Design cordic, start of the top module:
module cordic
  #(vectoring = 1,                                 
    width = 16,                                    
    iterations = width + 2,                        
    guard_bits = iterations - 1)                   
   (input  wire                       reset,       
    input  wire                       clk,         
    input  wire                       en,          
    input  wire  signed [width - 1:0] x0, y0, z0,  
    output logic signed [width    :0] x, y,        
    output logic signed [width - 1:0] z);
Size in the first run: about 100 I/O pins, roughly 150000 µm² of cells after synthesis.
Settings: LEC_CHECK=0, CAP_MARGIN=20, CELL_PAD_IN_SITES_DETAIL_PLACEMENT=2, CORE_ASPECT_RATIO=1.45, CORE_MARGIN=2, CORE_UTILIZATION=18, CTS_CLUSTER_SIZE=64, GPL_ROUTABILITY_DRIVEN=0, GPL_TIMING_DRIVEN=0, SETUP_SLACK_MARGIN=1.24, SLEW_MARGIN=20; clock period 5.5 ns.
run.sh (not shown) runs the stock make flow with config.mk's settings and CLKGATE_MAP_FILE=.
The starting point died in 5_1_grt with GRT-0116.
Rerun with:
==> flow/config.mk (replaced) <==
export PLATFORM = sky130hd
export DESIGN_NAME = cordic
export DESIGN_NICKNAME = cordic
export VERILOG_FILES = /design/flow/design.v
export SDC_FILE = /design/flow/constraint.sdc
export NUM_CORES = 4
export LEC_CHECK = 0
export ABC_AREA = 1
export CAP_MARGIN = 20
export CORE_ASPECT_RATIO = 0.5
export CORE_MARGIN = 2
export CORE_UTILIZATION = 72
export CTS_CLUSTER_DIAMETER = 390
export CTS_CLUSTER_SIZE = 95
export SETUP_SLACK_MARGIN = 0.99
export SLEW_MARGIN = 20
==> flow/constraint.sdc (replaced) <==
create_clock -name core_clock -period 3.39 [get_ports {clk}]
set_input_delay 0.6780 -clock core_clock [delete_from_list [all_inputs] [get_ports {clk}]]
set_output_delay 0.6780 -clock core_clock [all_outputs]
set_load 0.01 [all_outputs]
Result: The new run aborted during 5_1_grt on GRT-0232; synthesized cell count came out higher by about 70%; area after synthesis came out higher by 20%; die area came out lower by about 70%.
Rerun with:
==> flow/config.mk (replaced) <==
export PLATFORM = sky130hd
export DESIGN_NAME = cordic
export DESIGN_NICKNAME = cordic
export VERILOG_FILES = /design/flow/design.v
export SDC_FILE = /design/flow/constraint.sdc
export NUM_CORES = 4
export LEC_CHECK = 0
export ABC_AREA = 1
export CAP_MARGIN = 40
export CELL_PAD_IN_SITES_GLOBAL_PLACEMENT = 1
export CORE_MARGIN = 2
export CORE_UTILIZATION = 19
export PLACE_DENSITY = 0.5
export SLEW_MARGIN = 20
export TNS_END_PERCENT = 30
==> flow/constraint.sdc (replaced) <==
create_clock -name core_clock -period 5.42 [get_ports {clk}]
set_input_delay 1.0840 -clock core_clock [delete_from_list [all_inputs] [get_ports {clk}]]
set_output_delay 1.0840 -clock core_clock [all_outputs]
set_load 0.01 [all_outputs]
What happened: This time the run passed the timing, DRC and antenna checks. Die size is higher to 3.8 times its value. Area after synthesis stays the same. Synthesized cell count does not change.
Rerun with:
==> flow/config.mk (replaced) <==
export PLATFORM = sky130hd
export DESIGN_NAME = cordic
export DESIGN_NICKNAME = cordic
export VERILOG_FILES = /design/flow/design.v
export SDC_FILE = /design/flow/constraint.sdc
export NUM_CORES = 4
export LEC_CHECK = 0
export ABC_AREA = 1
export CAP_MARGIN = 20
export CELL_PAD_IN_SITES_GLOBAL_PLACEMENT = 1
export CORE_MARGIN = 2
export CORE_UTILIZATION = 72
export CTS_CLUSTER_DIAMETER = 325
export MIN_ROUTING_LAYER = met1
export PLACE_DENSITY = 0.66
export SLEW_MARGIN = 30
export TNS_END_PERCENT = 45
==> flow/constraint.sdc (replaced) <==
create_clock -name core_clock -period 4.15 [get_ports {clk}]
set_input_delay 0.8300 -clock core_clock [delete_from_list [all_inputs] [get_ports {clk}]]
set_output_delay 0.8300 -clock core_clock [all_outputs]
set_load 0.01 [all_outputs]
What happened: The new run never finished: it broke off in 3_1_place_gp_skip_io; synthesized area does not change; die area decreases by well over a third; synthesized cell count stays the same.
Rerun with:
--- a/flow/config.mk
+++ b/flow/config.mk
@@ -8,10 +8,12 @@
 export ABC_AREA = 1
 export CAP_MARGIN = 20
-export CELL_PAD_IN_SITES_GLOBAL_PLACEMENT = 1
+export CELL_PAD_IN_SITES_GLOBAL_PLACEMENT = 0
 export CORE_MARGIN = 2
 export CORE_UTILIZATION = 72
 export CTS_CLUSTER_DIAMETER = 325
+export CTS_CLUSTER_SIZE = 25
 export MIN_ROUTING_LAYER = met1
-export PLACE_DENSITY = 0.66
+export PLACE_DENSITY = 0.65
+export SETUP_SLACK_MARGIN = 1.1
 export SLEW_MARGIN = 30
 export TNS_END_PERCENT = 45
==> flow/constraint.sdc (replaced) <==
create_clock -name core_clock -period 4.23 [get_ports {clk}]
set_input_delay 0.8460 -clock core_clock [delete_from_list [all_inputs] [get_ports {clk}]]
set_output_delay 0.8460 -clock core_clock [all_outputs]
set_load 0.01 [all_outputs]
Result:
- The new run stopped in 5_1_grt
- synthesized area is unchanged
- synthesized cell count stays the same
- die area is unchanged
Rerun with:
==> flow/config.mk (replaced) <==
export PLATFORM = sky130hd
export DESIGN_NAME = cordic
export DESIGN_NICKNAME = cordic
export VERILOG_FILES = /design/flow/design.v
export SDC_FILE = /design/flow/constraint.sdc
export NUM_CORES = 4
export LEC_CHECK = 0
export ABC_AREA = 0
export CAP_MARGIN = 20
export CELL_PAD_IN_SITES_DETAIL_PLACEMENT = 1
export CELL_PAD_IN_SITES_GLOBAL_PLACEMENT = 2
export CORE_ASPECT_RATIO = 1.57
export CORE_MARGIN = 8
export CORE_UTILIZATION = 39
export CTS_CLUSTER_SIZE = 39
export MAX_ROUTING_LAYER = met4
export MIN_ROUTING_LAYER = met1
export PLACE_DENSITY_LB_ADDON = 0.02
export SETUP_SLACK_MARGIN = 0.88
export SLEW_MARGIN = 15
==> flow/constraint.sdc (replaced) <==
create_clock -name core_clock -period 6.08 [get_ports {clk}]
set_input_delay 1.2160 -clock core_clock [delete_from_list [all_inputs] [get_ports {clk}]]
set_output_delay 1.2160 -clock core_clock [all_outputs]
set_load 0.01 [all_outputs]
- The new run ran to the end with no violations
- die area grows by well over a third
- synthesized area is lower by about a fifth
- synthesized cell count went down by well over a third

* * *

Setup of exp/willow:
cordic again, from the RTL that the note above started with.
## cordic
module cordic
  #(vectoring = 1,                                 
    width = 16,                                    
    iterations = width + 2,                        
    guard_bits = iterations - 1)                   
   (input  wire                       reset,       
    input  wire                       clk,         
    input  wire                       en,          
    input  wire  signed [width - 1:0] x0, y0, z0,  
    output logic signed [width    :0] x, y,        
    output logic signed [width - 1:0] z);
==> flow/config.mk <==
export PLATFORM = sky130hd
export DESIGN_NAME = cordic
export DESIGN_NICKNAME = cordic
export VERILOG_FILES = /design/flow/design.v
export SDC_FILE = /design/flow/constraint.sdc
export NUM_CORES = 4
export LEC_CHECK = 0
export CAP_MARGIN = 40
export CORE_MARGIN = 2
export CORE_UTILIZATION = 72
export CTS_CLUSTER_SIZE = 23
export PLACE_DENSITY = 0.64
export SLEW_MARGIN = 20
==> flow/constraint.sdc <==
create_clock -name core_clock -period 4.59 [get_ports {clk}]
set_input_delay 0.9180 -clock core_clock [delete_from_list [all_inputs] [get_ports {clk}]]
set_output_delay 0.9180 -clock core_clock [all_outputs]
set_load 0.01 [all_outputs]
Layout checks on exp/willow: not met. Flow itself completed; violations: negative setup slack.
Changes in exp/harbor relative to exp/willow:
- CAP_MARGIN now 20, was 40
- PLACE_DENSITY no longer set, was 0.64
- CORE_UTILIZATION now 45, was 72
- CTS_CLUSTER_SIZE no longer set, was 23
- the clock period (ns, I/O delays scaled along) now 3.04, was 4.59
Clock-buffer cell count up about 10% in exp/harbor wrt exp/willow. | worst hold slack | exp/harbor vs exp/willow | 0.36 ns lower |. A endpoint of the worst setup timing path of yr[8][33] is what exp/harbor shows, while xr[7][27] belongs to exp/willow. Measured against each other, exp/willow and exp/harbor differ in utilization, the higher figure coming from exp/willow. FAIL for each of exp/willow and exp/harbor. exp/willow finished all stages; layout check result: FAIL, due to negative setup slack. The placer's final routability congestion estimate in exp/harbor was lower than what exp/willow gave.
For exp/juniper, these inputs were changed with respect to exp/harbor:
- the clock period (ns, I/O delays scaled along): 3.04 -> 5.39
## What came out
exp/juniper went all the way through synthesis, placement and routing and the layout is clean on timing, DRC and antenna.
From exp/harbor to exp/juniper the numbers moved as follows: smallest setup slack after layout now larger; via count has decreased; post-route clock period utilization now sits lower.

* * *

cordic again, from the RTL that the note above started with.
// cordic
module cordic
  #(vectoring = 1,                                 
    width = 16,                                    
    iterations = width + 2,                        
    guard_bits = iterations - 1)                   
   (input  wire                       reset,       
    input  wire                       clk,         
    input  wire                       en,          
    input  wire  signed [width - 1:0] x0, y0, z0,  
    output logic signed [width    :0] x, y,        
    output logic signed [width - 1:0] z);          
   localparam logic signed [width - 1:0] pi_2 = 2**(width - 2);  
   function automatic logic signed [width + guard_bits - 1:0] atan_z(input integer i);
      case (i)
        0: atan_z = 33'd1073741824;
        1: atan_z = 33'd633866811;
        2: atan_z = 33'd334917815;
        3: atan_z = 33'd170009512;
        4: atan_z = 33'd85334662;
        5: atan_z = 33'd42708931;
        6: atan_z = 33'd21359677;
        7: atan_z = 33'd10680490;
        8: atan_z = 33'd5340327;
        9: atan_z = 33'd2670173;
        10: atan_z = 33'd1335088;
        11: atan_z = 33'd667544;
        12: atan_z = 33'd333772;
        13: atan_z = 33'd166886;
        14: atan_z = 33'd83443;
        15: atan_z = 33'd41722;
        16: atan_z = 33'd20861;
        17: atan_z = 33'd10430;
        default: atan_z = '0;
      endcase
   endfunction  
   logic signed [width + guard_bits    :0] xr[iterations + 1], yr[iterations + 1];
  ...
clock: 5.49 ns
lec_check: 0
abc_area: 0
cap_margin: 20
cell_pad_in_sites_global_placement: 1
core_aspect_ratio: 1.72
core_margin: 2
core_utilization: 44
cts_cluster_diameter: 225
gpl_timing_driven: 0
min_routing_layer: met1
place_density_lb_addon: 0.18
setup_slack_margin: 0.81
slew_margin: 30
tns_end_percent: 5
Rerun with:
==> flow/config.mk (replaced) <==
export PLATFORM = sky130hd
export DESIGN_NAME = cordic
export DESIGN_NICKNAME = cordic
export VERILOG_FILES = /design/flow/design.v
export SDC_FILE = /design/flow/constraint.sdc
export NUM_CORES = 4
export LEC_CHECK = 0
export ABC_AREA = 0
export CAP_MARGIN = 35
export CELL_PAD_IN_SITES_GLOBAL_PLACEMENT = 3
export CORE_MARGIN = 2
export CORE_UTILIZATION = 35
export CTS_CLUSTER_DIAMETER = 20
export GPL_ROUTABILITY_DRIVEN = 0
export GPL_TIMING_DRIVEN = 0
export PLACE_DENSITY = 0.66
export SETUP_SLACK_MARGIN = 0.8
export SLEW_MARGIN = 20
export TNS_END_PERCENT = 35
==> flow/constraint.sdc (replaced) <==
create_clock -name core_clock -period 3.74 [get_ports {clk}]
set_input_delay 0.7480 -clock core_clock [delete_from_list [all_inputs] [get_ports {clk}]]
set_output_delay 0.7480 -clock core_clock [all_outputs]
set_load 0.01 [all_outputs]
=> The new run ran to the end with violations: negative setup slack; utilization goes down by 1.7 points; count of clock-buffer cells in the layout goes up by 994; sequential share of layout area goes down by 4.4 points; setup slack is worse by 1700 ps; critical path depth goes up by 1; non-clock buffer count goes up by 859; first-iteration DRC count goes up by 0.74%; final cell count goes up by 14%; clock skew goes down by 38 ps.
Rerun with:
==> flow/config.mk (replaced) <==
export PLATFORM = sky130hd
export DESIGN_NAME = cordic
export DESIGN_NICKNAME = cordic
export VERILOG_FILES = /design/flow/design.v
export SDC_FILE = /design/flow/constraint.sdc
export NUM_CORES = 4
export LEC_CHECK = 0
export ABC_AREA = 1
export CAP_MARGIN = 20
export CORE_MARGIN = 2
export CORE_UTILIZATION = 72
export CTS_CLUSTER_SIZE = 76
export PLACE_DENSITY = 0.66
export SETUP_SLACK_MARGIN = 0.53
export SLEW_MARGIN = 20
==> flow/constraint.sdc (replaced) <==
create_clock -name core_clock -period 4.48 [get_ports {clk}]
set_input_delay 0.8960 -clock core_clock [delete_from_list [all_inputs] [get_ports {clk}]]
set_output_delay 0.8960 -clock core_clock [all_outputs]
set_load 0.01 [all_outputs]
Outcome: Now the flow finished clean. Synthesized cell count is higher by well over a third. Worst setup slack improved by 2100 ps. Global-route usage is higher by 17 points. Non-clock buffer count is lower by 1516. Die area is lower by well over a third. Register-to-register slack improved by 2100 ps. Utilization is higher by 28 points.
Rerun with:
==> flow/config.mk (replaced) <==
export PLATFORM = sky130hd
export DESIGN_NAME = cordic
export DESIGN_NICKNAME = cordic
export VERILOG_FILES = /design/flow/design.v
export SDC_FILE = /design/flow/constraint.sdc
export NUM_CORES = 4
export LEC_CHECK = 0
export CAP_MARGIN = 20
export CORE_MARGIN = 2
export CORE_UTILIZATION = 68
export CTS_CLUSTER_DIAMETER = 33
export CTS_CLUSTER_SIZE = 62
export HOLD_SLACK_MARGIN = -0.09
export SETUP_SLACK_MARGIN = 1.27
export SLEW_MARGIN = 20
export TNS_END_PERCENT = 80
==> flow/constraint.sdc (replaced) <==
create_clock -name core_clock -period 4.46 [get_ports {clk}]
set_input_delay 0.8920 -clock core_clock [delete_from_list [all_inputs] [get_ports {clk}]]
set_output_delay 0.8920 -clock core_clock [all_outputs]
set_load 0.01 [all_outputs]
Effect: Now the flow ran to the end with violations: negative setup slack; register-to-register slack gets worse by 1200 ps; setup slack degrades by 1200 ps; cell area is lower by about 0.8%.
